<file path="design.v">
module day07p1_top ( 
    input logic clk_i,
    input logic rst_ni,
    input logic valid_i,
    input logic field_i,
    input logic eol_i,
    output logic [15:0] result_o,
    output logic ready_o
);
typedef enum logic [2:0] { 
    Start,
    InitialTachyon,
    ProcessTachyon,
    IdleSplitter,
    ProcessSplitter
} state_t;
state_t state_q, state_d;
logic eol_q, eol_d;
logic field_q, field_d;
logic [15:0] beam_splits_q, beam_splits_d;
logic [7:0] board_width_q, board_width_d;
logic [7:0] index_q, index_d;
logic [149:0] current_state_q, current_state_d;
logic [149:0] next_state_q, next_state_d;
always_comb begin
    state_d = state_q;
    eol_d = eol_q;
    field_d = field_q;
    beam_splits_d = beam_splits_q;
    board_width_d = board_width_q;
    index_d = index_q;
    current_state_d = current_state_q;
    next_state_d = next_state_q;
    case(state_q)
        Start: begin
            state_d = InitialTachyon;
        end
        InitialTachyon, IdleSplitter: begin
            if (valid_i == 1'b1) begin
                state_d = (state_q == InitialTachyon ? ProcessTachyon : ProcessSplitter);
                field_d = eol_i == 1'b0 ? field_i : 1'b0;
                eol_d = eol_i;
            end
        end
        ProcessTachyon: begin
            if(field_q == 1'b1) begin
                current_state_d = current_state_q + (150'b1 << board_width_q);
            end
            if(eol_q == 1'b1) begin
                state_d = IdleSplitter;
            end else begin
                state_d = InitialTachyon;
                board_width_d = board_width_q + 1;
            end
        end
        ProcessSplitter: begin
            if (eol_q == 1'b1) begin
                index_d = 8'b0;
                current_state_d = next_state_q;
                next_state_d = 150'b0;
            end else begin
                if((((current_state_q & (150'b1 << index_q) ) >> index_q ) & ({149'b0, field_q})) == 150'b1) begin
                    if(index_q == 8'b0) begin
                        next_state_d = next_state_q | 150'b10;
                    end else if(index_q == (board_width_q - 1)) begin
                        next_state_d = next_state_q | 150'b10;
                    end else begin
                        next_state_d = next_state_q | (150'b101 << (index_q - 1));
                    end
                    beam_splits_d = beam_splits_q + 1;
                end else if(((current_state_q & (150'b1 << index_q)) >> index_q) == 150'b1) begin
                    next_state_d = next_state_q | (150'b1 << index_q);
                end
                index_d = index_q + 8'b1;
            end
            state_d = IdleSplitter;
        end
        default: begin
            state_d = Start;
            field_d = 1'b0;
            eol_d = 1'b0;
            beam_splits_d = 16'b0;
            board_width_d = 8'b0;
            index_d = 8'b0;
            current_state_d = 150'b0;
            next_state_d = 150'b0;
        end
    endcase
end
always_ff @( posedge clk_i, negedge rst_ni ) begin
    if(rst_ni == 1'b0) begin
        state_q <= Start;
        field_q <= 1'b0;
        eol_q <= 1'b0;
        beam_splits_q <= 16'b0;
        board_width_q <= 8'b0;
        index_q <= 8'b0;
        current_state_q <= 150'b0;
        next_state_q <= 150'b0;
    end else begin
        state_q <= state_d;
        field_q <= field_d;
        eol_q <= eol_d;
        beam_splits_q <= beam_splits_d;
        board_width_q <= board_width_d;
        index_q <= index_d;
        current_state_q <= current_state_d;
        next_state_q <= next_state_d;
    end
end
assign result_o = beam_splits_q;
assign ready_o = (state_q == InitialTachyon || state_q == IdleSplitter);
endmodule
</file>
<file path="run.sh">
#!/bin/bash
# the make line also repeats each setting of config.mk as NAME=value (left out here)
make -C /OpenROAD-flow-scripts/flow DESIGN_CONFIG=/design/flow/config.mk WORK_HOME=/design/flow/orfs CLKGATE_MAP_FILE= finish
</file>
<file path="config.mk">
export PLATFORM = sky130hd
export DESIGN_NAME = day07p1_top
export DESIGN_NICKNAME = day07p1_top
export VERILOG_FILES = /design/flow/design.v
export SDC_FILE = /design/flow/constraint.sdc
export NUM_CORES = 4
export LEC_CHECK = 0
export CAP_MARGIN = 25
export CELL_PAD_IN_SITES_DETAIL_PLACEMENT = 0
export CELL_PAD_IN_SITES_GLOBAL_PLACEMENT = 1
export CORE_ASPECT_RATIO = 0.72
export CORE_MARGIN = 2
export CORE_UTILIZATION = 53
export CTS_CLUSTER_SIZE = 49
export GPL_TIMING_DRIVEN = 1
export MAX_ROUTING_LAYER = met5
export PLACE_DENSITY_LB_ADDON = 0.05
export SETUP_SLACK_MARGIN = 1.07
export SLEW_MARGIN = 35
</file>
<file path="constraint.sdc">
create_clock -name core_clock -period 3.6 [get_ports {clk_i}]
set_input_delay 0.7200 -clock core_clock [delete_from_list [all_inputs] [get_ports {clk_i}]]
set_output_delay 0.7200 -clock core_clock [all_outputs]
set_load 0.01 [all_outputs]
</file>
==> results of run 1 <==
-- per-layer routing --
layer  global-route usage [%]  GRT overflow
met2                     87.5            10
met5                     62.4             2
met1                     85.1             7
met4                     67.9            10
met3                     73.1             3
-- timing repair --
action                                  in CTS
pin swaps                                  118
setup buffers                              101
gates resized                              398
endpoints found under the setup margin     313
gates cloned                                17
==> impl_metrics.toml, run 1 <==
# implementation run metrics
[run_status]
status = "stopped before the end"
flow.stopped_at = "global routing (5_1_grt)"
tool.error = "[ERROR GRT-0232] Routing congestion too high. Check the congestion heatmap in the GUI."

[place]
place_area_um2 = 45000
place_ws_ps = -1640
gp_congestion = 1.40
port_buffers = 21
hpwl_mm = 157
dp_cells = 6389

[yosys]
avgSynthCellArea_um2 = 7.32
ff_type = "dfrtp_1"
most_common_cell = "nor2_1"
netlist_instances = 4442
yosysTopAreaCellShare_pct = 26.0
synth_top_cell_by_area = "dfrtp_1"
fa_ha_area_share_pct = 6.37
synth_area_um2 = 32500
ys_seq_share_pct = 26.1
ys_ff = 339
synthArstFlopShare_pct = 100
edf_count = 0
synth-xor-area-share_pct = 4.93
synth-warning-count = 1
logic_family = "AND-OR/OR-AND gates"
synthDistinctLibCells = 113
mux_share_pct = 0.692
synth_nets = 4612
synth-simple-area-share_pct = 25.2
synthAoiAreaFrac_pct = 31.1
area_leaders = "dfrtp_1 (26%), nor2_1 (7.7%), a21oi_1 (7.3%)"
yosysChipArea_um2 = 32500
ys_cells = 4442
common_cells = "nor2_1 (668), a21oi_1 (472), nand2_1 (390), o21ai_0 (385), dfrtp_1 (338)"

[cts]
numCtsBuffers = 39
cts_max_path_buffers = 3
clock_sinks = 339
cts-root-buf = "clkbuf_16"
cts_hold_buf = 0
h-tree-depth = 2

[die]
fp.coreArea_um2 = 61100
io_pins = 22
die_y_um = 214
die_area_um2 = 63400
row_count = 77
die_w_um = 296
initial_core_util_pct = 53.3

[global_route]
overflow = 32
grt_usage_pct = 80.3
==> run 2, diff against run 1 <==
- ABC_AREA: not set -> 1
- CAP_MARGIN: 25 -> 20
- CELL_PAD_IN_SITES_DETAIL_PLACEMENT: 0 -> not set
- CELL_PAD_IN_SITES_GLOBAL_PLACEMENT: 1 -> not set
- CORE_ASPECT_RATIO: 0.72 -> not set
- CORE_UTILIZATION: 53 -> 70
- CTS_CLUSTER_DIAMETER: not set -> 253
- CTS_CLUSTER_SIZE: 49 -> 14
- GPL_TIMING_DRIVEN: 1 -> not set
- MAX_ROUTING_LAYER: met5 -> not set
- PLACE_DENSITY_LB_ADDON: 0.05 -> 0.1
- SETUP_SLACK_MARGIN: 1.07 -> 1.13
- SLEW_MARGIN: 35 -> 20
- clock period: 3.6 -> 3.99 ns (I/O delays scaled with it)
==> impl_metrics.toml, run 2 <==
# implementation run metrics
[place]
port_buffers = 21
place_ws_ps = -312
hpwl_mm = 187
gp_congestion = 1.54

[die]
io_pins = 22
die_area_um2 = 63200
die_y_um = 251
initial_core_util_pct = 70.9
die_w_um = 251
fp.coreArea_um2 = 60400
row_count = 90

[yosys]
netlist_instances = 7606
ys_ff = 339
synth-warning-count = 1
area_leaders = "dfrtp_1 (20%), nand2_1 (16%), a21oi_1 (10%)"
most_common_cell = "nand2_1"
logic_family = "simple AND/OR/NAND/NOR gates"
ys_seq_share_pct = 19.8
synth_top_cell_by_area = "dfrtp_1"
synth_nets = 7776
synthDistinctLibCells = 58
mux_share_pct = 0.0935
fa_ha_area_share_pct = 4.84
edf_count = 0
synthArstFlopShare_pct = 100
yosysTopAreaCellShare_pct = 19.8
yosysChipArea_um2 = 42800
synthAoiAreaFrac_pct = 20.6
avgSynthCellArea_um2 = 5.63
ff_type = "dfrtp_1"
synth-xor-area-share_pct = 0.465
ys_cells = 7606
common_cells = "nand2_1 (1784), nor2_1 (1144), a21oi_1 (885), nand3_1 (884), inv_1 (658)"
synth-simple-area-share_pct = 43.8
synth_area_um2 = 42800

[cts]
clock_sinks = 339
h-tree-depth = 1
cts_max_path_buffers = 3
cts-root-buf = "clkbuf_16"
cts_hold_buf = 0
numCtsBuffers = 28

[run_status]
status = "stopped before the end"
flow.stopped_at = "global routing (5_1_grt)"
tool.error = "[ERROR GRT-0116] Global routing finished with congestion. Check the congestion regions in the DRC Viewer."

[global_route]
overflow = 2655
grt_usage_pct = 94.9
==> run 2: what timing repair did <==
item / CTS
buffers inserted: 103
endpoints found under the setup margin: 311
pin swaps: 181
gates resized: 628
cloned: 4
==> run 2: layer usage <==
layer  track usage [%]  overflow
met5              67.2        19
met2               108      1605
met4              99.3       792
met1              91.5        99
met3              83.6       140
==> run 2: per-stage QoR <==
| step | TNS, ps | instance area (um2) | power [mW] | instances |
|---|---|---|---|---|
| global placement | -832 | 49300 | 18.5 | 8782 |
| floorplan | 0 | 43700 | 12.7 | 7606 |
| detailed placement | -4680 | 49300 | 18.9 | 8782 |
| CTS | 0 | 53000 | 22.6 | 8932 |
==> run 3, diff against run 2 <==
- ABC_AREA: 1 -> not set
- CAP_MARGIN: 20 -> 30
- CORE_ASPECT_RATIO: not set -> 0.56
- CORE_MARGIN: 2 -> 10
- CORE_UTILIZATION: 70 -> 40
- CTS_CLUSTER_DIAMETER: 253 -> 61
- CTS_CLUSTER_SIZE: 14 -> 30
- GPL_ROUTABILITY_DRIVEN: not set -> 0
- HOLD_SLACK_MARGIN: not set -> 0.08
- MIN_ROUTING_LAYER: not set -> met2
- PLACE_DENSITY_LB_ADDON: 0.1 -> 0.28
- SETUP_SLACK_MARGIN: 1.13 -> not set
- SLEW_MARGIN: 20 -> 10
- TNS_END_PERCENT: not set -> 35
- clock period: 3.99 -> 3.48 ns (I/O delays scaled with it)
==> impl_metrics.toml, run 3 <==
# implementation run metrics
[yosys]
avgSynthCellArea_um2 = 7.32
ys_ff = 339
synth_area_um2 = 32500
synth_nets = 4612
synthAoiAreaFrac_pct = 31.1
synth-xor-area-share_pct = 4.93
logic_family = "AND-OR/OR-AND gates"
fa_ha_area_share_pct = 6.37
yosysChipArea_um2 = 32500
common_cells = "nor2_1 (668), a21oi_1 (472), nand2_1 (390), o21ai_0 (385), dfrtp_1 (338)"
ys_seq_share_pct = 26.1
area_leaders = "dfrtp_1 (26%), nor2_1 (7.7%), a21oi_1 (7.3%)"
synthArstFlopShare_pct = 100
synth_top_cell_by_area = "dfrtp_1"
ys_cells = 4442
synth-warning-count = 1
yosysTopAreaCellShare_pct = 26.0
most_common_cell = "nor2_1"
synth-simple-area-share_pct = 25.2
edf_count = 0
netlist_instances = 4442
mux_share_pct = 0.692
synthDistinctLibCells = 113
ff_type = "dfrtp_1"

[place]
place_ws_ps = -2120
hpwl_mm = 161
port_buffers = 21

[cts]
h-tree-depth = 1
numCtsBuffers = 31
cts_max_path_buffers = 3
cts-root-buf = "clkbuf_16"
clock_sinks = 339

[run_status]
tool.error = "[ERROR GRT-0116] Global routing finished with congestion. Check the congestion regions in the DRC Viewer."
flow.stopped_at = "global routing (5_1_grt)"
status = "stopped before the end"

[die]
row_count = 78
initial_core_util_pct = 40.3
fp.coreArea_um2 = 80800
die_y_um = 233
die_area_um2 = 93600
die_w_um = 401
io_pins = 22

[global_route]
overflow = 3770
grt_usage_pct = 88.1
[run 3: repair_timing]
item | in CTS
buffers inserted | 103
hold buffers | 1
endpoints found under the hold margin | 42
pin swaps | 166
gates resized | 482
setup endpoints to repair | 301
cloned | 9
[run 3: layer usage]
metal	GRT usage, %	overflow
met5	91.3	269
met4	66.4	258
met2	82.4	373
met3	108	2870
met1	-	-
[run 3: through the flow]
step	hold slack, ps	utilization, %	power, mW	std cells	instance area [um2]
floorplan	400	-	10.7	4442	33500
global placement	477	56.6	16.7	6744	45800
detailed placement	488	56.6	16.9	6744	45800
CTS	511	62.0	21.9	6900	50100
==> run 4, diff against run 3 <==
- CAP_MARGIN: 30 -> 20
- CORE_ASPECT_RATIO: 0.56 -> not set
- CORE_MARGIN: 10 -> 2
- CORE_UTILIZATION: 40 -> 54
- CTS_CLUSTER_DIAMETER: 61 -> not set
- CTS_CLUSTER_SIZE: 30 -> not set
- GPL_ROUTABILITY_DRIVEN: 0 -> not set
- HOLD_SLACK_MARGIN: 0.08 -> not set
- MIN_ROUTING_LAYER: met2 -> not set
- PLACE_DENSITY_LB_ADDON: 0.28 -> not set
- SETUP_SLACK_MARGIN: not set -> -0.35
- SLEW_MARGIN: 10 -> 20
- TNS_END_PERCENT: 35 -> not set
- clock period: 3.48 -> 3.44 ns (I/O delays scaled with it)
==> impl_metrics.toml, run 4 <==
# implementation run metrics
[yosys]
yosysChipArea_um2 = 32500
common_cells = "nor2_1 (668), a21oi_1 (472), nand2_1 (390), o21ai_0 (385), dfrtp_1 (338)"
ys_ff = 339
mux_share_pct = 0.692
synth-simple-area-share_pct = 25.2
edf_count = 0
synthArstFlopShare_pct = 100
synth-warning-count = 1
synthDistinctLibCells = 113
ys_seq_share_pct = 26.1
synthAoiAreaFrac_pct = 31.1
netlist_instances = 4442
fa_ha_area_share_pct = 6.37
ys_cells = 4442
area_leaders = "dfrtp_1 (26%), nor2_1 (7.7%), a21oi_1 (7.3%)"
synth-xor-area-share_pct = 4.93
yosysTopAreaCellShare_pct = 26.0
synth_area_um2 = 32500
synth_nets = 4612
most_common_cell = "nor2_1"
logic_family = "AND-OR/OR-AND gates"
synth_top_cell_by_area = "dfrtp_1"
ff_type = "dfrtp_1"
avgSynthCellArea_um2 = 7.32

[global_route]
grt_usage_pct = 82.9
overflow = 344

[run_status]
tool.error = "[ERROR GRT-0232] Routing congestion too high. Check the congestion heatmap in the GUI."
flow.stopped_at = "global routing (5_1_grt)"
status = "stopped before the end"

[die]
die_y_um = 249
fp.coreArea_um2 = 59200
io_pins = 22
initial_core_util_pct = 54.9
row_count = 89
die_w_um = 249
die_area_um2 = 62200

[cts]
cts-root-buf = "clkbuf_16"
h-tree-depth = 2
numCtsBuffers = 44
cts_hold_buf = 0
clock_sinks = 339
cts_max_path_buffers = 3

[place]
place_area_um2 = 45600
gp_congestion = 1.31
hpwl_mm = 152
port_buffers = 21
==> run 4: per-stage QoR <==
step           hold WS, ps  util, %  std cells  worst slack [ps]
3_5_place_dp           474     77.0       6430             -1630
2_1_floorplan          392        -       4442              -991
3_3_place_gp           473     77.0       6430             -1510
4_1_cts                107     84.6       6628             -1250
==> run 4: per-layer routing <==
metal	overflow	global-route usage (%)
met5	3	41.3
met4	144	81.5
met3	8	71.7
met2	185	95.6
met1	4	83.8
==> run 4: repair_timing <==
action,in CTS
setup endpoints to repair,290
setup buffers,118
pin swaps,129
gates resized,369
gates cloned,10
==> run 5, diff against run 4 <==
- CAP_MARGIN: 20 -> 5
- CORE_UTILIZATION: 54 -> 72
- CTS_CLUSTER_DIAMETER: not set -> 330
- CTS_CLUSTER_SIZE: not set -> 32
- PLACE_DENSITY: not set -> 0.67
- SETUP_SLACK_MARGIN: -0.35 -> 1.15
- clock period: 3.44 -> 4.76 ns (I/O delays scaled with it)
==> impl_metrics.toml, run 5 <==
# implementation run metrics
[cts]
clock_sinks = 339
cts_max_path_buffers = 3
cts_hold_buf = 0
numCtsBuffers = 14
h-tree-depth = 1
cts-root-buf = "clkbuf_16"

[yosys]
fa_ha_area_share_pct = 6.37
synth_top_cell_by_area = "dfrtp_1"
most_common_cell = "nor2_1"
edf_count = 0
netlist_instances = 4442
synthAoiAreaFrac_pct = 31.1
yosysTopAreaCellShare_pct = 26.0
synthDistinctLibCells = 113
synthArstFlopShare_pct = 100
synth-warning-count = 1
ff_type = "dfrtp_1"
ys_seq_share_pct = 26.1
common_cells = "nor2_1 (668), a21oi_1 (472), nand2_1 (390), o21ai_0 (385), dfrtp_1 (338)"
ys_cells = 4442
avgSynthCellArea_um2 = 7.32
ys_ff = 339
yosysChipArea_um2 = 32500
synth_nets = 4612
mux_share_pct = 0.692
synth-xor-area-share_pct = 4.93
synth_area_um2 = 32500
area_leaders = "dfrtp_1 (26%), nor2_1 (7.7%), a21oi_1 (7.3%)"
synth-simple-area-share_pct = 25.2
logic_family = "AND-OR/OR-AND gates"

[run_status]
tool.error = "[ERROR GRT-0116] Global routing finished with congestion. Check the congestion regions in the DRC Viewer."
status = "stopped before the end"
flow.stopped_at = "global routing (5_1_grt)"

[die]
row_count = 77
die_w_um = 217
initial_core_util_pct = 73.2
io_pins = 22
die_y_um = 217
die_area_um2 = 46900
fp.coreArea_um2 = 44400

[place]
gp_congestion = 1.43
place_ws_ps = -101
hpwl_mm = 121
port_buffers = 21

[global_route]
overflow = 1014
grt_usage_pct = 88.7
==> run 5: metrics by stage <==
step                utilization (%)  instances  cell area (um2)  hold slack [ps]
CTS                            90.3       5281            40100              440
floorplan                         -       4442            34100              448
global placement               81.8       5089            36300              472
detailed placement             81.8       5089            36300              476
==> run 5: what timing repair did <==
item,4_1_cts
setup endpoints to repair,293
setup buffers,156
gates cloned,18
gates resized,365
pin swaps,139
==> run 5: metal layers <==
layer	track usage, %	overflow
met3	76.8	84
met5	57.5	12
met4	88.6	349
met1	88.5	45
met2	101	524
==> run 6, diff against run 5 <==
- CAP_MARGIN: 5 -> 20
- CELL_PAD_IN_SITES_GLOBAL_PLACEMENT: not set -> 0
- CORE_ASPECT_RATIO: not set -> 1.98
- CORE_UTILIZATION: 72 -> 40
- CTS_CLUSTER_DIAMETER: 330 -> 376
- CTS_CLUSTER_SIZE: 32 -> 15
- PLACE_DENSITY: 0.67 -> 0.36
- SETUP_SLACK_MARGIN: 1.15 -> -0.54
- clock period: 4.76 -> 6.0 ns (I/O delays scaled with it)
==> impl_metrics.toml, run 6 <==
# implementation run metrics
[place]
gp_congestion = 1.19
hpwl_mm = 178
port_buffers = 21

[run_status]
status = "stopped before the end"
flow.stopped_at = "global routing (5_1_grt)"
tool.error = "[ERROR GRT-0116] Global routing finished with congestion. Check the congestion regions in the DRC Viewer."

[die]
row_count = 147
die_area_um2 = 83700
initial_core_util_pct = 40.3
die_w_um = 207
fp.coreArea_um2 = 80700
die_y_um = 405
io_pins = 22

[yosys]
yosysChipArea_um2 = 32500
ys_ff = 339
netlist_instances = 4442
synthArstFlopShare_pct = 100
synth-warning-count = 1
synth_area_um2 = 32500
logic_family = "AND-OR/OR-AND gates"
synthDistinctLibCells = 113
mux_share_pct = 0.692
ff_type = "dfrtp_1"
synth_nets = 4612
synth_top_cell_by_area = "dfrtp_1"
yosysTopAreaCellShare_pct = 26.0
common_cells = "nor2_1 (668), a21oi_1 (472), nand2_1 (390), o21ai_0 (385), dfrtp_1 (338)"
ys_seq_share_pct = 26.1
area_leaders = "dfrtp_1 (26%), nor2_1 (7.7%), a21oi_1 (7.3%)"
avgSynthCellArea_um2 = 7.32
most_common_cell = "nor2_1"
ys_cells = 4442
edf_count = 0
synth-simple-area-share_pct = 25.2
synth-xor-area-share_pct = 4.93
fa_ha_area_share_pct = 6.37
synthAoiAreaFrac_pct = 31.1

[cts]
cts_max_path_buffers = 3
cts_hold_buf = 0
cts-root-buf = "clkbuf_16"
cts_resized = 0
h-tree-depth = 1
clock_sinks = 339
post-cts-setup-buffers = 0
numCtsBuffers = 26

[global_route]
grt_usage_pct = 60.1
overflow = 7
==> run 6: through the flow <==
| stage | setup slack [ps] | cell area [um2] | hold WS, ps | cells |
|---|---|---|---|---|
| after floorplan | 867 | 32500 | 448 | 4442 |
| after global placement | -98.7 | 35500 | 478 | 5510 |
| after detailed placement | -58.4 | 35500 | 481 | 5510 |
| after CTS | -101 | 36300 | 509 | 5548 |
==> run 6: layer usage <==
layer	overflow	track usage, %
met3	0	31.2
met5	0	5.08
met4	2	64.1
met2	5	84.9
met1	0	59.9
==> run 7, diff against run 6 <==
- CELL_PAD_IN_SITES_GLOBAL_PLACEMENT: 0 -> not set
- CORE_ASPECT_RATIO: 1.98 -> not set
- CORE_UTILIZATION: 40 -> 51
- CTS_CLUSTER_DIAMETER: 376 -> not set
- CTS_CLUSTER_SIZE: 15 -> not set
- PLACE_DENSITY: 0.36 -> 0.35
- SETUP_SLACK_MARGIN: -0.54 -> not set
- TNS_END_PERCENT: not set -> 10
- clock period: 6.0 -> 5.32 ns (I/O delays scaled with it)
==> impl_metrics.toml, run 7 <==
# physical design summary
[run_status]
status = "failed layout checks"
check.faults = "setup timing"

[global_route]
grt_pass1_vias = 38700
antenna_found_initial = 24
overflow = 0
grt_pass1_wl_mm = 277
grt_max_degree = 102
grt_usage_pct = 57.7

[setup_path]
crit_path_top_delay_cell = "ha_1"
end_kind = "register"
startpoint = "index_q[0]"
r2r-start = "index_q[0]"
cp_num_cells = 18
arrival_ps = 5910
cp-start-kind = "register"
crit_type = "register to register"
r2r_end = "next_state_q[63]"
required_ps = 5830
reg2reg_depth = 18
cp_max_fo = 8
path_delay_family = "AND-OR/OR-AND gates"
critPathBufInv = 5
cpPeakStageDelay_ps = 670
path_cells = "inv_2 -> ha_1 -> nor4bb_2 -> buf_4 -> a22oi_1 -> a211oi_1 -> a2111oi_2 -> a2111oi_1 -> a41oi_1 -> buf_4 -> nand2_1 -> nand2_1 -> inv_1 -> nand2_1 -> buf_4 -> nor3_2 -> a21oi_1 -> o21ai_0"
r2r_slack_ps = -80
cp-endpoint = "next_state_q[63]"

[yosys]
fa_ha_area_share_pct = 6.37
ys_seq_share_pct = 26.1
ff_type = "dfrtp_1"
synth_top_cell_by_area = "dfrtp_1"
edf_count = 0
area_leaders = "dfrtp_1 (26%), nor2_1 (7.7%), a21oi_1 (7.3%)"
netlist_instances = 4442
mux_share_pct = 0.692
yosysChipArea_um2 = 32500
synth_nets = 4612
synth-warning-count = 1
ys_ff = 339
synth-xor-area-share_pct = 4.93
synthDistinctLibCells = 113
synth-simple-area-share_pct = 25.2
ys_cells = 4442
yosysTopAreaCellShare_pct = 26.0
synthAoiAreaFrac_pct = 31.1
logic_family = "AND-OR/OR-AND gates"
avgSynthCellArea_um2 = 7.32
common_cells = "nor2_1 (668), a21oi_1 (472), nand2_1 (390), o21ai_0 (385), dfrtp_1 (338)"
synth_area_um2 = 32500
most_common_cell = "nor2_1"
synthArstFlopShare_pct = 100

[cells_and_area]
area_growth_pct = 18.8
layout.nets = 4880
design_area_um2 = 38600
utilization_pct = 61.2

[die]
die_y_um = 257
row_count = 92
die_area_um2 = 65800
initial_core_util_pct = 51.6
io_pins = 22
die_w_um = 257
fp.coreArea_um2 = 63100

[route]
drc = 0
viasPerCell = 7.48
routedWlPerCell_um = 34.9
drt_iter0_markers = 7631
ant_nets = 0
firstDrtPassIters = 13
wl_mm = 195
vias = 41900

[sta]
final_max_slew_viol_count = 0
fin_skew_ps = 44.7
slew_headroom_pct = 25.8
rsz0062_at_grt = "yes"
post-route-min-period_ps = 5400
worst_pin_slew_ps = 1110
min_period_over_period_pct = 102
finalSetupViolCount = 8
fin_ws_ps = -80.4
hold_violations = 0
fmax_mhz = 185

[min_path]
hp-start = "next_state_q[140]"
holdPathStages = 2
whs_endpoint = "next_state_q[140]"
hp-class = "register to register"

[place]
port_buffers = 21
gp_congestion = 1.24
hpwl_mm = 147
place_area_um2 = 36700

[pwr]
p_sw_mw = 6.20
total_power_mw = 13.2
switching_share_pct = 46.8
p_clk_mw = 3.41
power_density_nw_per_um2 = 343
power_frac_clock_pct = 25.7
p_seq_share_pct = 31.8
pg_seq_mw = 4.21
combPwrFrac_pct = 42.5
pg_comb_mw = 5.63
power_leader = "combinational cells"
vdd_drop_max_mv = 0.260
p_leak_nw = 16.1
p_int_mw = 7.05

[cts]
clock_sinks = 339
clk_pin_slew_ps = 70
cts_hold_buf = 0
clk_latency_ps = 640
h-tree-depth = 2
cts-root-buf = "clkbuf_16"
cts_max_path_buffers = 3
numCtsBuffers = 44
cts_tree = "yes"

[job]
warnings = 43
drv_cap = 0
-- run 7: timing repair --
item,CTS,global route
pin swaps,0,10
setup buffers,0,1
cloned,0,0
resized,5,53
setup endpoints to repair,27,93
-- run 7: metal layers --
| metal | vias up | GRT usage [%] | part of all wire, % |
|---|---|---|---|
| li1 | 17100 | - | - |
| met1 | 19700 | 66.3 | 34 |
| met2 | 3862 | 78.6 | 38 |
| met3 | 1292 | 30.1 | 17 |
| met4 | 18 | 48.5 | 11 |
| met5 | - | 1.17 | 0.088 |
-- run 7: final cells by class --
class                   instances  area (um2)
fillers                      5826       24500
multi-input cells            3671       22500
repair buffers                573        4590
clock inverters                23         337
inverters                      81         304
clock buffers                  58        1260
well taps                     846        1060
diodes                         11        27.5
flip-flops and latches        339        8510
-- run 7: through the flow --
| step | setup slack (ps) | hold slack, ps | std cells | setup TNS [ps] |
|---|---|---|---|---|
| 6_report | -80.4 | 493 | 5602 | -298 |
| 4_1_cts | -34.1 | 496 | 5589 | -34.1 |
| 2_1_floorplan | 187 | 448 | 4442 | 0 |
| 3_5_place_dp | -385 | 483 | 5508 | -4560 |
| 3_3_place_gp | -401 | 481 | 5508 | -4520 |
| 5_1_grt | -118 | 536 | 5591 | -466 |
==> run 8, diff against run 7 <==
- ABC_AREA: not set -> 1
- CAP_MARGIN: 20 -> 30
- CELL_PAD_IN_SITES_DETAIL_PLACEMENT: not set -> 2
- CORE_ASPECT_RATIO: not set -> 0.66
- CORE_MARGIN: 2 -> 10
- CORE_UTILIZATION: 51 -> 40
- CTS_CLUSTER_DIAMETER: not set -> 61
- CTS_CLUSTER_SIZE: not set -> 30
- GPL_ROUTABILITY_DRIVEN: not set -> 0
- HOLD_SLACK_MARGIN: not set -> 0.21
- MAX_ROUTING_LAYER: not set -> met4
- MIN_ROUTING_LAYER: not set -> met2
- PLACE_DENSITY: 0.35 -> not set
- PLACE_DENSITY_LB_ADDON: not set -> 0.28
- SLEW_MARGIN: 20 -> 10
- TNS_END_PERCENT: 10 -> 35
- clock period: 5.32 -> 3.48 ns (I/O delays scaled with it)
==> impl_metrics.toml, run 8 <==
# implementation run metrics
[yosys]
synth-simple-area-share_pct = 43.8
synth-warning-count = 1
yosysChipArea_um2 = 42800
synthAoiAreaFrac_pct = 20.6
synth_top_cell_by_area = "dfrtp_1"
synth_area_um2 = 42800
mux_share_pct = 0.0935
synth_nets = 7776
ys_ff = 339
avgSynthCellArea_um2 = 5.63
synth-xor-area-share_pct = 0.465
netlist_instances = 7606
area_leaders = "dfrtp_1 (20%), nand2_1 (16%), a21oi_1 (10%)"
common_cells = "nand2_1 (1784), nor2_1 (1144), a21oi_1 (885), nand3_1 (884), inv_1 (658)"
fa_ha_area_share_pct = 4.84
synthArstFlopShare_pct = 100
yosysTopAreaCellShare_pct = 19.8
most_common_cell = "nand2_1"
logic_family = "simple AND/OR/NAND/NOR gates"
synthDistinctLibCells = 58
edf_count = 0
ys_cells = 7606
ff_type = "dfrtp_1"
ys_seq_share_pct = 19.8

[die]
die_area_um2 = 121000
row_count = 97
die_y_um = 286
fp.coreArea_um2 = 106000
die_w_um = 423
initial_core_util_pct = 40.3
io_pins = 22

[run_status]
status = "stopped before the end"
flow.stopped_at = "detailed placement (3_5_place_dp)"
tool.error = "[ERROR DPL-0033] detailed placement checks failed during check placement."

[place]
port_buffers = 21
[run 8: through the flow]
stage	setup TNS, ps	total power [mW]	worst slack, ps	area (um2)	hold WS [ps]
global placement	-241530	24.1	-1430	57400	471
floorplan	-45.2	14.3	-35.3	42900	400
==> run 9, diff against run 8 <==
- CAP_MARGIN: 30 -> 20
- CELL_PAD_IN_SITES_DETAIL_PLACEMENT: 2 -> not set
- CORE_ASPECT_RATIO: 0.66 -> not set
- CORE_MARGIN: 10 -> 2
- CORE_UTILIZATION: 40 -> 62
- CTS_CLUSTER_DIAMETER: 61 -> 375
- CTS_CLUSTER_SIZE: 30 -> 98
- GPL_ROUTABILITY_DRIVEN: 0 -> not set
- HOLD_SLACK_MARGIN: 0.21 -> not set
- MAX_ROUTING_LAYER: met4 -> not set
- MIN_ROUTING_LAYER: met2 -> not set
- PLACE_DENSITY: not set -> 0.35
- PLACE_DENSITY_LB_ADDON: 0.28 -> not set
- SETUP_SLACK_MARGIN: not set -> 0.76
- SLEW_MARGIN: 10 -> 20
- TNS_END_PERCENT: 35 -> not set
- clock period: 3.48 -> 3.1 ns (I/O delays scaled with it)
==> impl_metrics.toml, run 9 <==
# implementation run metrics
[run_status]
status = "stopped before the end"
flow.stopped_at = "global routing (5_1_grt)"
tool.error = "[ERROR GRT-0116] Global routing finished with congestion. Check the congestion regions in the DRC Viewer."

[die]
die_w_um = 267
fp.coreArea_um2 = 68500
io_pins = 22
row_count = 96
die_y_um = 267
die_area_um2 = 71200
initial_core_util_pct = 62.5

[cts]
cts-root-buf = "clkbuf_16"
h-tree-depth = 1
cts_max_path_buffers = 3
clock_sinks = 339
numCtsBuffers = 7

[yosys]
edf_count = 0
yosysTopAreaCellShare_pct = 19.8
synth_area_um2 = 42800
synth-simple-area-share_pct = 43.8
ys_ff = 339
ff_type = "dfrtp_1"
ys_cells = 7606
netlist_instances = 7606
synthArstFlopShare_pct = 100
common_cells = "nand2_1 (1784), nor2_1 (1144), a21oi_1 (885), nand3_1 (884), inv_1 (658)"
synth_top_cell_by_area = "dfrtp_1"
fa_ha_area_share_pct = 4.84
yosysChipArea_um2 = 42800
most_common_cell = "nand2_1"
synth-xor-area-share_pct = 0.465
mux_share_pct = 0.0935
synth_nets = 7776
synth-warning-count = 1
avgSynthCellArea_um2 = 5.63
logic_family = "simple AND/OR/NAND/NOR gates"
ys_seq_share_pct = 19.8
area_leaders = "dfrtp_1 (20%), nand2_1 (16%), a21oi_1 (10%)"
synthAoiAreaFrac_pct = 20.6
synthDistinctLibCells = 58

[place]
gp_congestion = 1.39
port_buffers = 21
hpwl_mm = 208
place_area_um2 = 57500
dp_cells = 9917

[global_route]
grt_usage_pct = 96.7
overflow = 2956
[run 9: metal layers]
metal / track usage [%] / GRT overflow
met1: 92.7 / 169
met2: 110 / 1810
met3: 87.7 / 179
met4: 99.1 / 789
met5: 74.7 / 9
[run 9: timing repair]
item	4_1_cts
hold buffers	1
endpoints found under the setup margin	323
buffers inserted	77
hold endpoints to repair	54
pin swaps	214
gates resized	878
cloned	3
[run 9: stage by stage]
stage	util [%]	setup WS, ps
after floorplan	-	-82.2
after global placement	84.0	-1270
after detailed placement	84.0	-1340
after CTS	89.5	-771
==> run 10, diff against run 9 <==
- ABC_AREA: 1 -> not set
- CORE_UTILIZATION: 62 -> 40
- CTS_CLUSTER_DIAMETER: 375 -> not set
- CTS_CLUSTER_SIZE: 98 -> not set
- PLACE_DENSITY: 0.35 -> not set
- SETUP_SLACK_MARGIN: 0.76 -> not set
- clock period: 3.1 -> 6.0 ns (I/O delays scaled with it)
==> impl_metrics.toml, run 10 <==
# physical design summary
[route]
ant_nets = 0
drc = 0
viasPerCell = 7.03
drt_iter0_markers = 5851
routedWlPerCell_um = 37.0
firstDrtPassIters = 6
wl_mm = 207
vias = 39300

[pwr]
p_int_mw = 6.13
combPwrFrac_pct = 40.1
power_frac_clock_pct = 27.3
power_density_nw_per_um2 = 311
pg_seq_mw = 3.76
p_leak_nw = 15.0
pg_comb_mw = 4.63
power_leader = "combinational cells"
p_clk_mw = 3.15
switching_share_pct = 46.8
vdd_drop_max_mv = 0.312
p_sw_mw = 5.40
p_seq_share_pct = 32.6

[setup_path]
r2r_end = "next_state_q[15]"
path_cells = "inv_2 -> ha_1 -> and4b_1 -> nand2_1 -> a31oi_1 -> or4_1 -> a2111oi_2 -> buf_4 -> a2111oi_0 -> a41oi_1 -> nand2_1 -> nand2_1 -> inv_1 -> nand2_1 -> buf_4 -> nor3_2 -> buf_4 -> a22oi_1 -> o21ai_0"
startpoint = "index_q[1]"
critPathBufInv = 5
reg2reg_depth = 19
required_ps = 6520
cp-start-kind = "register"
cp-endpoint = "next_state_q[15]"
r2r-start = "index_q[1]"
cpPeakStageDelay_ps = 790
end_kind = "register"
r2r_slack_ps = 190
crit_path_top_delay_cell = "a31oi_1"
cp_num_cells = 19
crit_type = "register to register"
path_delay_family = "simple AND/OR/NAND/NOR gates"
cp_common_cell = "nand2_1"
cp_max_fo = 13
arrival_ps = 6330

[sta]
finalSetupTns_ps = 0
worst_pin_slew_ps = 1230
post-route-min-period_ps = 5810
slew_headroom_pct = 17.6
fin_skew_ps = 22.0
finalSetupViolCount = 0
fmax_mhz = 172
fin_ws_ps = 191
hold_violations = 0
rsz0062_at_grt = "no"
final_max_slew_viol_count = 0
min_period_over_period_pct = 96.8

[global_route]
grt_pass1_wl_mm = 285
antenna_found_initial = 19
grt_pass1_vias = 36500
grt_usage_pct = 48.4
overflow = 0
grt_max_degree = 126

[yosys]
most_common_cell = "nor2_1"
area_leaders = "dfrtp_1 (26%), nor2_1 (7.7%), a21oi_1 (7.3%)"
ys_ff = 339
synthDistinctLibCells = 113
avgSynthCellArea_um2 = 7.32
ff_type = "dfrtp_1"
synth_nets = 4612
synth_area_um2 = 32500
fa_ha_area_share_pct = 6.37
edf_count = 0
synthAoiAreaFrac_pct = 31.1
common_cells = "nor2_1 (668), a21oi_1 (472), nand2_1 (390), o21ai_0 (385), dfrtp_1 (338)"
ys_seq_share_pct = 26.1
synth_top_cell_by_area = "dfrtp_1"
ys_cells = 4442
yosysTopAreaCellShare_pct = 26.0
netlist_instances = 4442
mux_share_pct = 0.692
synth-xor-area-share_pct = 4.93
logic_family = "AND-OR/OR-AND gates"
synth-simple-area-share_pct = 25.2
yosysChipArea_um2 = 32500
synth-warning-count = 1
synthArstFlopShare_pct = 100

[cells_and_area]
fill_cells = 8303
seq_area_um2 = 8510
area_growth_pct = 14.0
mi_logic_area_um2 = 22400
layout.nets = 4651

[cts]
numCtsBuffers = 46
cts_hold_buf = 0
clock_sinks = 339
clk_latency_ps = 630
cts_max_path_buffers = 3
h-tree-depth = 2
clk_pin_slew_ps = 60
cts-root-buf = "clkbuf_16"
cts_tree = "yes"

[die]
die_w_um = 289
fp.coreArea_um2 = 80500
io_pins = 22
die_y_um = 289
row_count = 104
die_area_um2 = 83600
initial_core_util_pct = 40.4

[run_status]
status = "no timing/DRC/antenna violations"

[place]
place_ws_ps = -23.3
hpwl_mm = 158
port_buffers = 21
gp_congestion = 1.10

[job]
warnings = 39
drv_cap = 0

[min_path]
hp-class = "input port to asynchronous set/reset pin"
## run 10: layout make-up
class                           instances  share of cell area (%)
Multi-Input combinational cell       3671                    60.4
Sequential cell                       339                    22.9
Timing Repair Buffer                  342                    7.69
Tap cell                             1060                    3.58
Clock buffer                           63                    3.55
Clock inverter                         18                   0.884
Inverter                               81                   0.820
Antenna cell                           14                  0.0945
## run 10: through the flow
stage,cell area (um2),total power [mW],utilization (%),instances,hold WS (ps)
after floorplan,32500,6.04,-,4442,448
after global placement,35300,8.15,43.8,5492,486
after detailed placement,35300,8.15,43.9,5493,491
after CTS,37000,11.3,45.9,5574,445
after global routing,37000,11.9,46.0,5576,464
final,37100,11.5,46.0,5588,448
## run 10: routing by layer
metal | vias to the layer above | wire (um) | track usage [%]
li1 | 16600 | - | -
met1 | 19100 | 77800 | 60.2
met3 | 787 | 25100 | 15.2
met4 | 18 | 20300 | 38.1
met5 | - | 122 | 0
met2 | 2819 | 83300 | 69.1
## run 10: timing repair
action,4_1_cts,5_1_grt
resized,1,11
buffers inserted,0,0
endpoints found under the setup margin,2,17
==> run 11, diff against run 10 <==
- CAP_MARGIN: 20 -> 25
- CELL_PAD_IN_SITES_DETAIL_PLACEMENT: not set -> 0
- CELL_PAD_IN_SITES_GLOBAL_PLACEMENT: not set -> 1
- CORE_ASPECT_RATIO: not set -> 0.72
- CORE_MARGIN: 2 -> 7
- CORE_UTILIZATION: 40 -> 53
- CTS_CLUSTER_SIZE: not set -> 49
- GPL_TIMING_DRIVEN: not set -> 1
- MAX_ROUTING_LAYER: not set -> met5
- PLACE_DENSITY_LB_ADDON: not set -> 0.05
- SETUP_SLACK_MARGIN: not set -> 2.22
- SLEW_MARGIN: 20 -> 35
- clock period: 6.0 -> 7.68 ns (I/O delays scaled with it)
==> impl_metrics.toml, run 11 <==
# physical design summary
[route]
wl_mm = 187
routedWlPerCell_um = 36.1
firstDrtPassIters = 13
viasPerCell = 7.78
drt_iter0_markers = 8714
ant_nets = 0
drc = 0
vias = 40400

[yosys]
logic_family = "AND-OR/OR-AND gates"
synth_nets = 4612
synth_top_cell_by_area = "dfrtp_1"
fa_ha_area_share_pct = 6.37
most_common_cell = "nor2_1"
ff_type = "dfrtp_1"
avgSynthCellArea_um2 = 7.32
ys_ff = 339
synth-simple-area-share_pct = 25.2
mux_share_pct = 0.692
ys_cells = 4442
synth_area_um2 = 32500
synth-warning-count = 1
synthArstFlopShare_pct = 100
ys_seq_share_pct = 26.1
area_leaders = "dfrtp_1 (26%), nor2_1 (7.7%), a21oi_1 (7.3%)"
synthDistinctLibCells = 113
synthAoiAreaFrac_pct = 31.1
netlist_instances = 4442
yosysChipArea_um2 = 32500
edf_count = 0
common_cells = "nor2_1 (668), a21oi_1 (472), nand2_1 (390), o21ai_0 (385), dfrtp_1 (338)"
synth-xor-area-share_pct = 4.93
yosysTopAreaCellShare_pct = 26.0

[die]
die_w_um = 306
fp.coreArea_um2 = 60200
die_area_um2 = 68600
io_pins = 22
die_y_um = 224
initial_core_util_pct = 54.0
row_count = 76

[setup_path]
crit_path_top_delay_cell = "or4_4"
startpoint = "board_width_q[0]"
r2r-start = "board_width_q[0]"
r2r_end = "current_state_q[143]"
cp_max_fo = 7
cpPeakStageDelay_ps = 540
path_delay_family = "AND-OR/OR-AND gates"
critPathBufInv = 2
r2r_slack_ps = 2090
cp-endpoint = "current_state_q[143]"
end_kind = "register"
arrival_ps = 6010
crit_type = "register to register"
required_ps = 8100
cp-start-kind = "register"
cp_num_cells = 22
path_cells = "inv_4 -> ha_4 -> nand2_4 -> or2_4 -> nand2b_2 -> nor2_2 -> ha_4 -> and4_2 -> nand3_2 -> or4_4 -> a2111oi_4 -> nor3_1 -> buf_4 -> o2bb2ai_4 -> o21ai_4 -> o31a_1 -> o21ai_4 -> a221oi_4 -> o21a_1 -> o21ai_2 -> xnor2_1 -> o221ai_1"
reg2reg_depth = 22

[pwr]
vdd_drop_max_mv = 0.181
power_frac_clock_pct = 25.4
combPwrFrac_pct = 41.1
pg_seq_mw = 2.92
p_int_mw = 4.57
p_sw_mw = 4.16
power_density_nw_per_um2 = 242
p_clk_mw = 2.21
power_leader = "combinational cells"
p_seq_share_pct = 33.5
pg_comb_mw = 3.59
switching_share_pct = 47.7
p_leak_nw = 14.3

[global_route]
antenna_found_initial = 19
overflow = 0
grt_pass1_wl_mm = 260
grt_max_degree = 104
grt_pass1_vias = 35500
grt_usage_pct = 51.2

[place]
gp_congestion = 1.25
port_buffers = 21
hpwl_mm = 136

[sta]
final_max_slew_viol_count = 0
hold_slack_ps = 505
worst_pin_slew_ps = 1120
hold_violations = 0
rsz0062_at_grt = "yes"
post-route-min-period_ps = 5590
slew_headroom_pct = 24.9
finalSetupViolCount = 0
min_period_over_period_pct = 72.8
fin_skew_ps = 34.8
fmax_mhz = 179
finalSetupTns_ps = 0

[job]
drv_cap = 0
warnings = 42

[cts]
clk_latency_ps = 620
cts_hold_buf = 0
numCtsBuffers = 41
clock_sinks = 339
cts_tree = "yes"
cts-root-buf = "clkbuf_16"
h-tree-depth = 2
clk_pin_slew_ps = 60
cts_max_path_buffers = 3

[cells_and_area]
fill_cells = 5598
layout.nets = 4486
seq_area_um2 = 8520
area_growth_pct = 10.9
mi_logic_area_um2 = 23200

[run_status]
status = "no timing/DRC/antenna violations"

[min_path]
hp-start = "next_state_q[148]"
whs_endpoint = "next_state_q[148]"
holdPathStages = 2
hp-class = "register to register"
run 11: final cells by class:
type                            count  share of cell area (%)
Multi-Input combinational cell   3671                    64.2
Sequential cell                   339                    23.6
Timing Repair Buffer              182                    4.31
Clock buffer                       56                    3.17
Tap cell                          819                    2.84
Inverter                           81                   0.878
Clock inverter                     18                   0.777
Antenna cell                       22                   0.153
run 11: metrics by stage:
| step | power, mW | instances | setup slack [ps] | cell area (um2) | utilization (%) |
|---|---|---|---|---|---|
| floorplan | 4.72 | 4442 | 2550 | 32500 | - |
| global placement | 6.01 | 5051 | 581 | 33300 | 55.4 |
| detailed placement | 6.02 | 5052 | 618 | 33400 | 55.5 |
| CTS | 8.24 | 5138 | 2180 | 35300 | 58.6 |
| global route | 8.87 | 5169 | 2070 | 36000 | 59.8 |
| finish | 8.73 | 5188 | 2090 | 36100 | 59.9 |
run 11: repair_timing:
action                     CTS  global route
pin swaps                   13            25
gates resized               84           107
gates cloned                 0             0
buffers inserted            12            27
setup endpoints to repair  251           202
run 11: routing by layer:
metal | vias to the layer above | share of wire [%] | global-route usage (%)
met3 | 979 | 21 | 34.5
met1 | 18900 | 37 | 66.4
met4 | 28 | 8.3 | 28.7
met5 | - | 0.32 | 2.11
met2 | 4183 | 34 | 61.2
li1 | 16300 | - | -
==> run 12, diff against run 11 <==
- CAP_MARGIN: 25 -> 20
- CELL_PAD_IN_SITES_DETAIL_PLACEMENT: 0 -> not set
- CELL_PAD_IN_SITES_GLOBAL_PLACEMENT: 1 -> not set
- CORE_ASPECT_RATIO: 0.72 -> 1.03
- CORE_MARGIN: 7 -> 10
- CORE_UTILIZATION: 53 -> 40
- CTS_CLUSTER_DIAMETER: not set -> 61
- CTS_CLUSTER_SIZE: 49 -> 30
- GPL_ROUTABILITY_DRIVEN: not set -> 0
- GPL_TIMING_DRIVEN: 1 -> not set
- HOLD_SLACK_MARGIN: not set -> 0.08
- MAX_ROUTING_LAYER: met5 -> not set
- MIN_ROUTING_LAYER: not set -> met2
- PLACE_DENSITY_LB_ADDON: 0.05 -> 0.28
- SETUP_SLACK_MARGIN: 2.22 -> not set
- SLEW_MARGIN: 35 -> 20
- TNS_END_PERCENT: not set -> 35
- clock period: 7.68 -> 3.48 ns (I/O delays scaled with it)
==> impl_metrics.toml, run 12 <==
# implementation run metrics
[run_status]
status = "stopped before the end"
flow.stopped_at = "global routing (5_1_grt)"
tool.error = "[ERROR GRT-0116] Global routing finished with congestion. Check the congestion regions in the DRC Viewer."

[yosys]
synthArstFlopShare_pct = 100
synth_area_um2 = 32500
synth_top_cell_by_area = "dfrtp_1"
netlist_instances = 4442
avgSynthCellArea_um2 = 7.32
synth-xor-area-share_pct = 4.93
edf_count = 0
common_cells = "nor2_1 (668), a21oi_1 (472), nand2_1 (390), o21ai_0 (385), dfrtp_1 (338)"
area_leaders = "dfrtp_1 (26%), nor2_1 (7.7%), a21oi_1 (7.3%)"
most_common_cell = "nor2_1"
ff_type = "dfrtp_1"
ys_ff = 339
logic_family = "AND-OR/OR-AND gates"
synth_nets = 4612
yosysTopAreaCellShare_pct = 26.0
fa_ha_area_share_pct = 6.37
mux_share_pct = 0.692
yosysChipArea_um2 = 32500
synthDistinctLibCells = 113
synthAoiAreaFrac_pct = 31.1
synth-simple-area-share_pct = 25.2
synth-warning-count = 1
ys_seq_share_pct = 26.1
ys_cells = 4442

[cts]
clock_sinks = 339
cts-root-buf = "clkbuf_16"
numCtsBuffers = 39
h-tree-depth = 2
cts_max_path_buffers = 3

[die]
die_area_um2 = 93100
die_y_um = 309
io_pins = 22
row_count = 106
die_w_um = 301
fp.coreArea_um2 = 80900
initial_core_util_pct = 40.2

[place]
place_ws_ps = -1750
port_buffers = 21
hpwl_mm = 150
place_area_um2 = 45300

[global_route]
overflow = 1478
grt_usage_pct = 84.0
## run 12: metal layers
metal | GRT usage [%] | GRT overflow
met5 | 80.9 | 120
met4 | 75.0 | 241
met3 | 90.8 | 854
met2 | 83.3 | 263
met1 | - | -
## run 12: timing repair
action / 4_1_cts
endpoints found under the setup margin: 299
cloned: 16
endpoints found under the hold margin: 47
pin swaps: 248
resized: 686
hold buffers: 1
buffers inserted: 173
## run 12: through the flow
step	setup TNS (ps)	power (mW)	hold slack, ps	util (%)	instances
detailed placement	-309380	17.3	481	56.0	6708
CTS	-209820	23.4	493	63.7	6953
global placement	-292040	17.1	480	56.0	6708
floorplan	-167160	10.7	400	-	4442
==> run 13, diff against run 12 <==
- CAP_MARGIN: 20 -> 30
- CELL_PAD_IN_SITES_DETAIL_PLACEMENT: not set -> 2
- CORE_ASPECT_RATIO: 1.03 -> 0.66
- HOLD_SLACK_MARGIN: 0.08 -> 0.01
- SLEW_MARGIN: 20 -> 10
==> impl_metrics.toml, run 13 <==
# implementation run metrics
[die]
initial_core_util_pct = 40.6
die_area_um2 = 93400
row_count = 84
die_y_um = 252
die_w_um = 371
fp.coreArea_um2 = 80100
io_pins = 22

[run_status]
tool.error = "[ERROR DPL-0033] detailed placement checks failed during check placement."
flow.stopped_at = "detailed placement (3_5_place_dp)"
status = "stopped before the end"

[yosys]
ys_seq_share_pct = 26.1
synth-xor-area-share_pct = 4.93
ff_type = "dfrtp_1"
yosysChipArea_um2 = 32500
synth-warning-count = 1
area_leaders = "dfrtp_1 (26%), nor2_1 (7.7%), a21oi_1 (7.3%)"
synth_area_um2 = 32500
common_cells = "nor2_1 (668), a21oi_1 (472), nand2_1 (390), o21ai_0 (385), dfrtp_1 (338)"
avgSynthCellArea_um2 = 7.32
ys_ff = 339
synthDistinctLibCells = 113
synth_nets = 4612
mux_share_pct = 0.692
synth_top_cell_by_area = "dfrtp_1"
logic_family = "AND-OR/OR-AND gates"
ys_cells = 4442
yosysTopAreaCellShare_pct = 26.0
netlist_instances = 4442
synth-simple-area-share_pct = 25.2
edf_count = 0
fa_ha_area_share_pct = 6.37
synthArstFlopShare_pct = 100
most_common_cell = "nor2_1"
synthAoiAreaFrac_pct = 31.1

[place]
port_buffers = 21
==> run 14, diff against run 13 <==
- ABC_AREA: not set -> 1
- CAP_MARGIN: 30 -> 25
- CELL_PAD_IN_SITES_DETAIL_PLACEMENT: 2 -> 0
- CELL_PAD_IN_SITES_GLOBAL_PLACEMENT: not set -> 1
- CORE_ASPECT_RATIO: 0.66 -> 0.53
- CORE_MARGIN: 10 -> 8
- CORE_UTILIZATION: 40 -> 70
- CTS_CLUSTER_DIAMETER: 61 -> 279
- CTS_CLUSTER_SIZE: 30 -> 49
- GPL_TIMING_DRIVEN: not set -> 0
- HOLD_SLACK_MARGIN: 0.01 -> not set
- MAX_ROUTING_LAYER: not set -> met5
- MIN_ROUTING_LAYER: met2 -> not set
- PLACE_DENSITY_LB_ADDON: 0.28 -> 0.14
- SETUP_SLACK_MARGIN: not set -> -0.25
- SLEW_MARGIN: 10 -> 35
- TNS_END_PERCENT: 35 -> not set
- clock period: 3.48 -> 7.68 ns (I/O delays scaled with it)
==> impl_metrics.toml, run 14 <==
# implementation run metrics
[yosys]
synthAoiAreaFrac_pct = 20.6
mux_share_pct = 0.0935
area_leaders = "dfrtp_1 (20%), nand2_1 (16%), a21oi_1 (10%)"
ff_type = "dfrtp_1"
ys_cells = 7606
most_common_cell = "nand2_1"
yosysTopAreaCellShare_pct = 19.8
logic_family = "simple AND/OR/NAND/NOR gates"
synth_nets = 7776
synth-xor-area-share_pct = 0.465
ys_ff = 339
synth-warning-count = 1
synthDistinctLibCells = 58
synth-simple-area-share_pct = 43.8
synthArstFlopShare_pct = 100
ys_seq_share_pct = 19.8
synth_area_um2 = 42800
yosysChipArea_um2 = 42800
synth_top_cell_by_area = "dfrtp_1"
avgSynthCellArea_um2 = 5.63
common_cells = "nand2_1 (1784), nor2_1 (1144), a21oi_1 (885), nand3_1 (884), inv_1 (658)"
fa_ha_area_share_pct = 4.84
edf_count = 0
netlist_instances = 7606

[die]
initial_core_util_pct = 70.4
fp.coreArea_um2 = 60900
die_area_um2 = 69700
die_y_um = 196
row_count = 66
die_w_um = 356

[run_status]
flow.stopped_at = "global placement without I/O (3_1_place_gp_skip_io)"
tool.error = "[ERROR FLW-0024] Place density exceeds 1.0 (current PLACE_DENSITY_LB_ADDON =  0.14). Please check if the value of  PLACE_DENSITY_LB_ADDON is between 0 and 0.99."
status = "stopped before the end"
==> run 15, diff against run 14 <==
- ABC_AREA: 1 -> not set
- CAP_MARGIN: 25 -> 20
- CELL_PAD_IN_SITES_DETAIL_PLACEMENT: 0 -> not set
- CELL_PAD_IN_SITES_GLOBAL_PLACEMENT: 1 -> not set
- CORE_ASPECT_RATIO: 0.53 -> not set
- CORE_MARGIN: 8 -> 2
- CORE_UTILIZATION: 70 -> 66
- CTS_CLUSTER_DIAMETER: 279 -> not set
- CTS_CLUSTER_SIZE: 49 -> 42
- GPL_ROUTABILITY_DRIVEN: 0 -> not set
- GPL_TIMING_DRIVEN: 0 -> not set
- MAX_ROUTING_LAYER: met5 -> not set
- PLACE_DENSITY_LB_ADDON: 0.14 -> not set
- SETUP_SLACK_MARGIN: -0.25 -> 1.4
- SLEW_MARGIN: 35 -> 20
- clock period: 7.68 -> 5.63 ns (I/O delays scaled with it)
==> impl_metrics.toml, run 15 <==
# implementation run metrics
[run_status]
flow.stopped_at = "global routing (5_1_grt)"
tool.error = "[ERROR GRT-0116] Global routing finished with congestion. Check the congestion regions in the DRC Viewer."
status = "stopped before the end"

[global_route]
overflow = 108
grt_usage_pct = 77.6

[yosys]
synth-simple-area-share_pct = 25.2
synthAoiAreaFrac_pct = 31.1
synth-xor-area-share_pct = 4.93
common_cells = "nor2_1 (668), a21oi_1 (472), nand2_1 (390), o21ai_0 (385), dfrtp_1 (338)"
synthDistinctLibCells = 113
mux_share_pct = 0.692
edf_count = 0
area_leaders = "dfrtp_1 (26%), nor2_1 (7.7%), a21oi_1 (7.3%)"
logic_family = "AND-OR/OR-AND gates"
fa_ha_area_share_pct = 6.37
synthArstFlopShare_pct = 100
ys_cells = 4442
ff_type = "dfrtp_1"
synth_nets = 4612
synth_area_um2 = 32500
yosysChipArea_um2 = 32500
most_common_cell = "nor2_1"
avgSynthCellArea_um2 = 7.32
ys_seq_share_pct = 26.1
yosysTopAreaCellShare_pct = 26.0
netlist_instances = 4442
synth_top_cell_by_area = "dfrtp_1"
ys_ff = 339
synth-warning-count = 1

[cts]
h-tree-depth = 2
cts-root-buf = "clkbuf_16"
cts_max_path_buffers = 3
clock_sinks = 339
numCtsBuffers = 42

[place]
gp_congestion = 1.34
hpwl_mm = 126
dp_cells = 4956
place_ws_ps = 215
port_buffers = 21

[die]
fp.coreArea_um2 = 48700
initial_core_util_pct = 66.7
row_count = 81
die_w_um = 226
die_y_um = 226
die_area_um2 = 51100
io_pins = 22
[run 15: metal layers]
metal / overflow / global-route usage [%]
met5: 0 / 34.7
met4: 56 / 71.5
met2: 49 / 91.2
met1: 0 / 79.4
met3: 3 / 66.4
[run 15: per-stage QoR]
step	instance area [um2]	total power, mW	utilization (%)
after global placement	34100	8.33	70.0
after floorplan	33200	6.58	-
after detailed placement	34100	8.39	70.0
after CTS	39400	12.1	80.8
[run 15: what timing repair did]
item | CTS
hold buffers | 0
gates cloned | 14
setup buffers | 180
pin swaps | 145
endpoints found under the setup margin | 275
resized | 445
==> run 16, diff against run 15 <==
- CAP_MARGIN: 20 -> 40
- CORE_UTILIZATION: 66 -> 24
- CTS_CLUSTER_SIZE: 42 -> 74
- GPL_TIMING_DRIVEN: not set -> 0
- SETUP_SLACK_MARGIN: 1.4 -> -0.25
- SLEW_MARGIN: 20 -> 15
- clock period: 5.63 -> 4.24 ns (I/O delays scaled with it)
==> impl_metrics.toml, run 16 <==
# physical design summary
[yosys]
ys_ff = 339
common_cells = "nor2_1 (668), a21oi_1 (472), nand2_1 (390), o21ai_0 (385), dfrtp_1 (338)"
synth_nets = 4612
netlist_instances = 4442
ff_type = "dfrtp_1"
synthArstFlopShare_pct = 100
synthDistinctLibCells = 113
synth_top_cell_by_area = "dfrtp_1"
yosysChipArea_um2 = 32500
most_common_cell = "nor2_1"
edf_count = 0
mux_share_pct = 0.692
logic_family = "AND-OR/OR-AND gates"
synth_area_um2 = 32500
area_leaders = "dfrtp_1 (26%), nor2_1 (7.7%), a21oi_1 (7.3%)"
synth-xor-area-share_pct = 4.93
fa_ha_area_share_pct = 6.37
ys_seq_share_pct = 26.1
ys_cells = 4442
synth-simple-area-share_pct = 25.2
synth-warning-count = 1
yosysTopAreaCellShare_pct = 26.0
synthAoiAreaFrac_pct = 31.1
avgSynthCellArea_um2 = 7.32

[global_route]
grt_pass1_wl_mm = 371
grt_max_degree = 81
grt_usage_pct = 40.1
overflow = 0
antenna_found_initial = 51
grt_pass1_vias = 39200

[setup_path]
r2r_end = "next_state_q[46]"
cp_max_fo = 10
cpPeakStageDelay_ps = 520
startpoint = "index_q[0]"
cp-endpoint = "next_state_q[46]"
crit_path_top_delay_cell = "a211oi_2"
end_kind = "register"
cp_common_cell = "buf_4"
path_cells = "buf_6 -> buf_4 -> buf_4 -> buf_2 -> buf_4 -> buf_4 -> nand4_1 -> a31oi_1 -> o22ai_1 -> o21ai_2 -> nand2_1 -> a211oi_2 -> nor3_4 -> buf_12 -> a21oi_4 -> a21oi_4 -> buf_12 -> clkbuf_16 -> buf_12 -> a22o_1"
critPathBufInv = 10
arrival_ps = 5900
required_ps = 4780
r2r-start = "index_q[0]"
reg2reg_depth = 20
path_delay_family = "buffers and inverters"
r2r_slack_ps = -1120
cp-start-kind = "register"
cp_num_cells = 20
crit_type = "register to register"

[pwr]
p_leak_nw = 17.6
combPwrFrac_pct = 46.2
vdd_drop_max_mv = 0.278
power_density_nw_per_um2 = 432
p_sw_mw = 9.94
total_power_mw = 19.6
p_clk_mw = 4.56
switching_share_pct = 50.7
pg_seq_mw = 5.97
pg_comb_mw = 9.06
p_seq_share_pct = 30.5
power_leader = "combinational cells"
power_frac_clock_pct = 23.3
p_int_mw = 9.66

[sta]
rsz0062_at_grt = "yes"
hold_slack_ps = 82.5
hold_violations = 0
fmax_mhz = 187
final_max_slew_viol_count = 0
fin_skew_ps = 35.3
post-route-min-period_ps = 5360
fin_ws_ps = -1120
worst_pin_slew_ps = 969
slew_headroom_pct = 35.1
min_period_over_period_pct = 126
finalSetupViolCount = 270

[route]
drc = 0
drt_iter0_markers = 5821
vias = 42800
ant_nets = 0
wl_mm = 288
viasPerCell = 6.37
routedWlPerCell_um = 42.7
firstDrtPassIters = 8

[die]
die_w_um = 372
io_pins = 22
row_count = 135
initial_core_util_pct = 24.1
fp.coreArea_um2 = 135000
die_y_um = 372
die_area_um2 = 138000

[cts]
cts_hold_buf = 0
cts_tree = "yes"
clk_pin_slew_ps = 60
cts-root-buf = "clkbuf_16"
cts_max_path_buffers = 3
h-tree-depth = 2
clk_latency_ps = 670
clock_sinks = 339
numCtsBuffers = 49

[min_path]
hp-class = "input port to asynchronous set/reset pin"

[run_status]
status = "failed layout checks"
check.faults = "setup timing"

[place]
port_buffers = 21
hpwl_mm = 227
gp_congestion = 1.11

[cells_and_area]
layout.nets = 5045
area_growth_pct = 39.3

[job]
warnings = 39
drv_cap = 0
[run 16: area by class of cell]
type,instances,area [um2]
flip-flops and latches,339,8500
plain buffers,309,2250
inverters,81,342
fillers,14300,89600
clock buffers,68,1420
well taps,1781,2230
multi-input cells,3672,25600
diodes,33,82.6
clock inverters,21,297
repair buffers,423,4560
[run 16: repair_timing]
action / in CTS / in global routing
pin swaps: 103 / 168
cloned: 4 / 3
setup endpoints to repair: 304 / 275
setup buffers: 137 / 139
gates resized: 621 / 395
[run 16: metrics by stage]
step / cell area (um2) / utilization (%) / std cells / TNS, ps / setup WS (ps)
global placement: 35100 / 26.0 / 6244 / -6365750 / -16250
floorplan: 32700 / - / 4442 / -26780 / -305
finish: 45300 / 33.6 / 6727 / -210120 / -1120
detailed placement: 37100 / 27.5 / 6371 / -1083620 / -5500
global route: 45200 / 33.5 / 6696 / -197050 / -1050
CTS: 42700 / 31.6 / 6573 / -192950 / -1060
[run 16: metal layers]
layer  up-vias  share of wire [%]  wire [um]  track usage [%]
li1      17400                  -          -                -
met1     21700                 41     118000             51.4
met2      2917                 40     116000             56.9
met3       824                 10      29300             12.4
met4        10                8.4      24000             28.0
met5         -              0.029         84                0
==> run 17, diff against run 16 <==
- CAP_MARGIN: 40 -> 30
- CORE_ASPECT_RATIO: not set -> 1.45
- CORE_UTILIZATION: 24 -> 70
- CTS_CLUSTER_SIZE: 74 -> not set
- GPL_TIMING_DRIVEN: 0 -> 1
- MAX_ROUTING_LAYER: not set -> met5
- PLACE_DENSITY_LB_ADDON: not set -> 0.03
- SETUP_SLACK_MARGIN: -0.25 -> -0.36
- SLEW_MARGIN: 15 -> 20
- TNS_END_PERCENT: not set -> 55
- clock period: 4.24 -> 3.77 ns (I/O delays scaled with it)
==> impl_metrics.toml, run 17 <==
# implementation run metrics
[die]
initial_core_util_pct = 70.5
die_area_um2 = 48200
row_count = 95
die_y_um = 264
io_pins = 22
die_w_um = 183
fp.coreArea_um2 = 46100

[run_status]
flow.stopped_at = "clock tree synthesis (4_1_cts)"
tool.error = "[ERROR DPL-0038] Utilization greater than 100%, impossible to legalize"
status = "stopped before the end"

[yosys]
yosysChipArea_um2 = 32500
fa_ha_area_share_pct = 6.37
synth_top_cell_by_area = "dfrtp_1"
edf_count = 0
ff_type = "dfrtp_1"
common_cells = "nor2_1 (668), a21oi_1 (472), nand2_1 (390), o21ai_0 (385), dfrtp_1 (338)"
synth-warning-count = 1
netlist_instances = 4442
yosysTopAreaCellShare_pct = 26.0
most_common_cell = "nor2_1"
synth-xor-area-share_pct = 4.93
synth_area_um2 = 32500
mux_share_pct = 0.692
ys_seq_share_pct = 26.1
synthDistinctLibCells = 113
avgSynthCellArea_um2 = 7.32
synth-simple-area-share_pct = 25.2
logic_family = "AND-OR/OR-AND gates"
synthAoiAreaFrac_pct = 31.1
ys_ff = 339
synth_nets = 4612
synthArstFlopShare_pct = 100
ys_cells = 4442
area_leaders = "dfrtp_1 (26%), nor2_1 (7.7%), a21oi_1 (7.3%)"

[place]
dp_cells = 6025
hpwl_mm = 155
port_buffers = 21
gp_congestion = 1.54
==> run 17: through the flow <==
stage	worst slack [ps]	area (um2)	utilization, %
3_3_place_gp	-1180	43100	93.4
3_5_place_dp	-1670	43100	93.4
2_1_floorplan	-760	33300	-
Power and IR drop assume default switching activity.
